## battleship
module battleship(
input wire clk,
input wire rst,  
input wire ARDUINO_A0,    
input wire ARDUINO_A1,    
input wire ARDUINO_A2,    
input wire ARDUINO_A3,    
output reg ARDUINO_IO0,   
output reg ARDUINO_IO1,   
output reg ARDUINO_IO2,   
output reg ARDUINO_IO6,   
output reg ARDUINO_IO7,   
output reg ARDUINO_IO8,   
output reg ARDUINO_IO9,   
output reg ARDUINO_IO10,  
output reg ARDUINO_IO11,  
output reg ARDUINO_A4,  
output reg ARDUINO_A5,  
output reg PMOD1_D0_P,  
output reg PMOD1_D0_N,  
output reg PMOD1_D1_P,  
output reg PMOD1_D1_N,  
output reg PMOD1_D2_P,  
output reg PMOD1_D2_N,  
output reg PMOD2_D0_P,  
output reg PMOD2_D0_N,  
output reg PMOD2_D1_P,  
output reg PMOD2_D2_P,  
output reg PMOD2_D2_N,  
output reg PMOD2_D3_P,  
output reg ARDUINO_IO3,   
output reg ARDUINO_IO4,   
output reg ARDUINO_IO5    
);
reg makeBoards;
reg make2DArray;
reg [7:0] playerOneBoard [0:2][0:2];     
reg [1:0] a;  
reg [1:0] b;  
reg [7:0] playerOneSHIPSBoard [0:2][0:2];  
reg [1:0] c;  
reg [1:0] d;  
reg [2:0] numShipsP1;
reg [2:0] hitsP1;
reg [7:0] playerTwoBoard [0:2][0:2];  
reg [1:0] e;  
reg [1:0] f;  
reg [7:0] playerTwoSHIPSBoard [0:2][0:2];  
reg [1:0] g;  
reg [1:0] h;  
reg [2:0] numShipsP2;
reg [2:0] hitsP2;
reg [2:0] playerTurn;
integer i, j;  
reg [3:0] nineStates; 
reg [3:0] nineStates2;
reg [5:0] gameLogicState;
reg [2:0] inputRow;  
reg [2:0] inputCol;  
reg [26:0] customCounter;  
reg customClk; 
reg [26:0] oneSecondCounter;  
reg oneSecondClk; 
reg [1:0] turnOnFirstBoard;
reg [1:0] turnOnSecondBoard;
localparam [26:0] DISP_DIV = 27'd24;
localparam [26:0] GAME_DIV = 27'd1249;
wire customTick    = (customCounter == DISP_DIV) && (customClk == 1'b0);
wire oneSecondTick = (oneSecondCounter == GAME_DIV) && (oneSecondClk == 1'b0);
always@(posedge clk)
begin
if (rst)
    begin
        customClk <= 0;
        customCounter <= 0;
    end
else if (customCounter == DISP_DIV)  
    begin
        customClk <= ~customClk;  
        customCounter <= 0;  
    end
else
    begin
        customCounter <= customCounter + 1;  
    end
end
always@(posedge clk)
begin
if (rst)
    begin
        oneSecondClk <= 0;
        oneSecondCounter <= 0;
    end
else if (oneSecondCounter == GAME_DIV)  
    begin
        oneSecondClk <= ~oneSecondClk;  
        oneSecondCounter <= 0;  
    end
else
    begin
  ...
make LEC_CHECK=0 CAP_MARGIN=20 CORE_MARGIN=2 CORE_UTILIZATION=71 CTS_CLUSTER_DIAMETER=361 CTS_CLUSTER_SIZE=36 MAX_ROUTING_LAYER=met4 PLACE_DENSITY_LB_ADDON=0.16 SLEW_MARGIN=20 finish   # period 4.12 ns
run.sh (not shown) runs the stock make flow with config.mk's settings and CLKGATE_MAP_FILE=.
==> next run, changes <==
==> flow/config.mk (replaced) <==
export PLATFORM = sky130hd
export DESIGN_NAME = battleship
export DESIGN_NICKNAME = battleship
export VERILOG_FILES = /design/flow/design.v
export SDC_FILE = /design/flow/constraint.sdc
export NUM_CORES = 4
export LEC_CHECK = 0
export CAP_MARGIN = 20
export CORE_MARGIN = 2
export CORE_UTILIZATION = 40
export SLEW_MARGIN = 20
==> flow/constraint.sdc (replaced) <==
create_clock -name core_clock -period 2.93 [get_ports {clk}]
set_input_delay 0.5860 -clock core_clock [delete_from_list [all_inputs] [get_ports {clk}]]
set_output_delay 0.5860 -clock core_clock [all_outputs]
set_load 0.01 [all_outputs]
=> The new run reached the layout checks and failed them: setup timing; non-clock buffer count climbs by 83; setup slack got worse by 790 ps; power climbs by about 40%; via count is about the same; count of clock-buffer cells in the layout drops by 5; worst hold slack improved by 14 ps; critical path depth drops by 1; cell area climbs by about 12%; routed wire length climbs by 7.8%; global-route usage drops by 13 points.
==> next run, changes <==
--- a/flow/config.mk
+++ b/flow/config.mk
@@ -8,4 +8,5 @@
 export CAP_MARGIN = 20
 export CORE_MARGIN = 2
-export CORE_UTILIZATION = 40
+export CORE_UTILIZATION = 64
+export SETUP_SLACK_MARGIN = 0.9
 export SLEW_MARGIN = 20
==> flow/constraint.sdc (replaced) <==
create_clock -name core_clock -period 3.43 [get_ports {clk}]
set_input_delay 0.6860 -clock core_clock [delete_from_list [all_inputs] [get_ports {clk}]]
set_output_delay 0.6860 -clock core_clock [all_outputs]
set_load 0.01 [all_outputs]
=> The changed run completed and failed the layout checks on setup timing; cell count falls by 8.1%; combinational power falls by about 9%; area after synthesis is unchanged; clock skew falls by 14 ps.


## v4
Starting RTL as in the previous note.
Design battleship, start of the top module:
module battleship(
input wire clk,
input wire rst,  
input wire ARDUINO_A0,    
input wire ARDUINO_A1,    
input wire ARDUINO_A2,    
input wire ARDUINO_A3,    
output reg ARDUINO_IO0,   
output reg ARDUINO_IO1,   
output reg ARDUINO_IO2,   
output reg ARDUINO_IO6,   
output reg ARDUINO_IO7,   
output reg ARDUINO_IO8,   
output reg ARDUINO_IO9,   
output reg ARDUINO_IO10,  
output reg ARDUINO_IO11,  
output reg ARDUINO_A4,  
output reg ARDUINO_A5,  
output reg PMOD1_D0_P,  
output reg PMOD1_D0_N,  
output reg PMOD1_D1_P,  
output reg PMOD1_D1_N,  
output reg PMOD1_D2_P,  
output reg PMOD1_D2_N,  
output reg PMOD2_D0_P,  
output reg PMOD2_D0_N,  
output reg PMOD2_D1_P,  
output reg PMOD2_D2_P,  
output reg PMOD2_D2_N,  
output reg PMOD2_D3_P,  
output reg ARDUINO_IO3,   
output reg ARDUINO_IO4,   
output reg ARDUINO_IO5    
);
Settings: LEC_CHECK=0, ABC_AREA=1, CAP_MARGIN=20, CORE_MARGIN=2, CORE_UTILIZATION=72, CTS_CLUSTER_DIAMETER=377, CTS_CLUSTER_SIZE=99, SLEW_MARGIN=20; clock period 2.42 ns.
v4 did not finish: a tool error stopped it during global routing (5_1_grt).
Setup changes, v4 to v19
Settings: putting CORE_ASPECT_RATIO at 1.53 where nothing was set; swapping 377 for 385 in CTS_CLUSTER_DIAMETER; swapping 99 for 98 in CTS_CLUSTER_SIZE; putting PLACE_DENSITY at 0.39 where nothing was set; putting TNS_END_PERCENT at 5 where nothing was set.
[summary]
In v19 the implementation ran to completion but is not tape-out ready, as the final checks report setup timing. Initial cell density of the core ended up 1.0 points lower on v19 than on v4. Comparing v19 against v4, there is no change at all in post-synthesis instance area. Row number of placement rows: v19 higher / v4 lower. Against v4 as the reference, v19 delivers a higher die height. Going from v4 to v19, detailed-placement wirelength estimate now smaller; total die area essentially unchanged; share of synthesized cell area in full adder, half adder and majority cells held steady.
## Diff of input files: v45 against v19
Settings: a change of SLEW_MARGIN from 20 to 0; an added SETUP_SLACK_MARGIN of -0.24.
--- outcome ---
Against v19 as the reference, v45 delivers a lower final cell count. Clock power: v19 vs v45, no meaningful difference. Routed wire length sits lower in v45 than in v19. Non-clock buffer count shrinks by more than 10% when moving from v19 to v45. Not one of v19 and v45 finished clean. v45: flow complete, layout not clean; failing: setup timing.


Starting RTL as in the previous note.
==> flow/design.v (excerpt) <==
module battleship(
input wire clk,
input wire rst,  
input wire ARDUINO_A0,    
input wire ARDUINO_A1,    
input wire ARDUINO_A2,    
input wire ARDUINO_A3,    
output reg ARDUINO_IO0,   
output reg ARDUINO_IO1,   
output reg ARDUINO_IO2,   
output reg ARDUINO_IO6,   
output reg ARDUINO_IO7,   
output reg ARDUINO_IO8,   
output reg ARDUINO_IO9,   
output reg ARDUINO_IO10,  
output reg ARDUINO_IO11,  
output reg ARDUINO_A4,  
output reg ARDUINO_A5,  
output reg PMOD1_D0_P,  
output reg PMOD1_D0_N,  
output reg PMOD1_D1_P,  
output reg PMOD1_D1_N,  
output reg PMOD1_D2_P,  
output reg PMOD1_D2_N,  
output reg PMOD2_D0_P,  
output reg PMOD2_D0_N,  
output reg PMOD2_D1_P,  
output reg PMOD2_D2_P,  
output reg PMOD2_D2_N,  
output reg PMOD2_D3_P,  
output reg ARDUINO_IO3,   
output reg ARDUINO_IO4,   
output reg ARDUINO_IO5    
);
Settings: LEC_CHECK=0, ABC_AREA=1, CAP_MARGIN=35, CORE_MARGIN=2, CORE_UTILIZATION=70, CTS_CLUSTER_SIZE=16, HOLD_SLACK_MARGIN=-0.09, SLEW_MARGIN=20; clock period 2.63 ns.
The first run ran to the end with violations: negative setup slack.
Change:
Settings changed: CAP_MARGIN 35 to 0, CORE_UTILIZATION 70 to 72, HOLD_SLACK_MARGIN -0.09 to default, PLACE_DENSITY from default to 0.68.
Clock period 2.63 ns to 2.66 ns, I/O delays scaled along.
- The new run finished but fails on negative setup slack
- setup slack loses 280 ps
- core utilization rises by 3.1 points
- critical path depth rises by 4
- cell count falls by 0.55%
- flip-flop count does not change
- design area falls by 0.32%
- synthesized cell count is unchanged
- via count rises by 7.4%
Change:
Settings changed: CAP_MARGIN 0 to 20, CTS_CLUSTER_SIZE 16 to default, PLACE_DENSITY 0.68 to default.
Clock period 2.66 ns to 4.21 ns, I/O delays scaled along.
Outcome: The changed run ran to the end with no violations; clock skew barely changes; die size does not change; routed wire length drops by a quarter to a third; power came out lower by a quarter to a third; sequential share of layout area increases by 2.9 points; global-route usage falls by 2.4 points; synthesized area is unchanged; via count came out lower by roughly a tenth; final cell count shrinks by a few percent; utilization went down by 7.8 points.
Change:
Settings changed: CORE_UTILIZATION 72 to 64.
Clock period 4.21 ns to 2.91 ns, I/O delays scaled along.
Now the flow produced a layout that fails on negative setup slack.
Die size came out higher by roughly a tenth.
Sequential power climbs by well over a third.
First-iteration DRC count fell by a quarter to a third.
Cell count came out higher by a few percent.
Core utilization shrinks by 5.7 points.
Worst hold slack got worse by 6.0 ps.
Change:
Settings changed: CORE_UTILIZATION 64 to 72, CTS_CLUSTER_DIAMETER from default to 393, CTS_CLUSTER_SIZE from default to 98.
Result: The new run finished but failed the layout checks on negative setup slack. Cell area went up by 0.37%. Worst setup slack degrades by 180 ps. Global-route usage went up by 5.4 points. Power went down by about 1.7%. Combinational power went up by about 6%. Worst hold slack hardly moves. Die area went down by about 11%. Maximum frequency went down by about 6%. Count of clock-buffer cells in the layout went down by 2. Via count went up by about 6%. Wire length went up by about 8%.
Change:
Settings changed: CORE_UTILIZATION 72 to 45, CTS_CLUSTER_DIAMETER 393 to default, CTS_CLUSTER_SIZE 98 to default.
Clock period 2.91 ns to 1.76 ns, I/O delays scaled along.
What happened:
- The new run ran to the end with violations: negative setup slack
- total power rises by 67%
- cell area rises by about 37%
- non-clock buffer count rises by 336
- via count rises by about 7%
- setup slack degrades by 970 ps
- combinational power rises to 2.8 times its value
- critical path depth falls by 4
- first-iteration DRC count falls by 41%
- synthesized cell count does not change
No activity file was given, so power comes from the tool's default toggle rates.
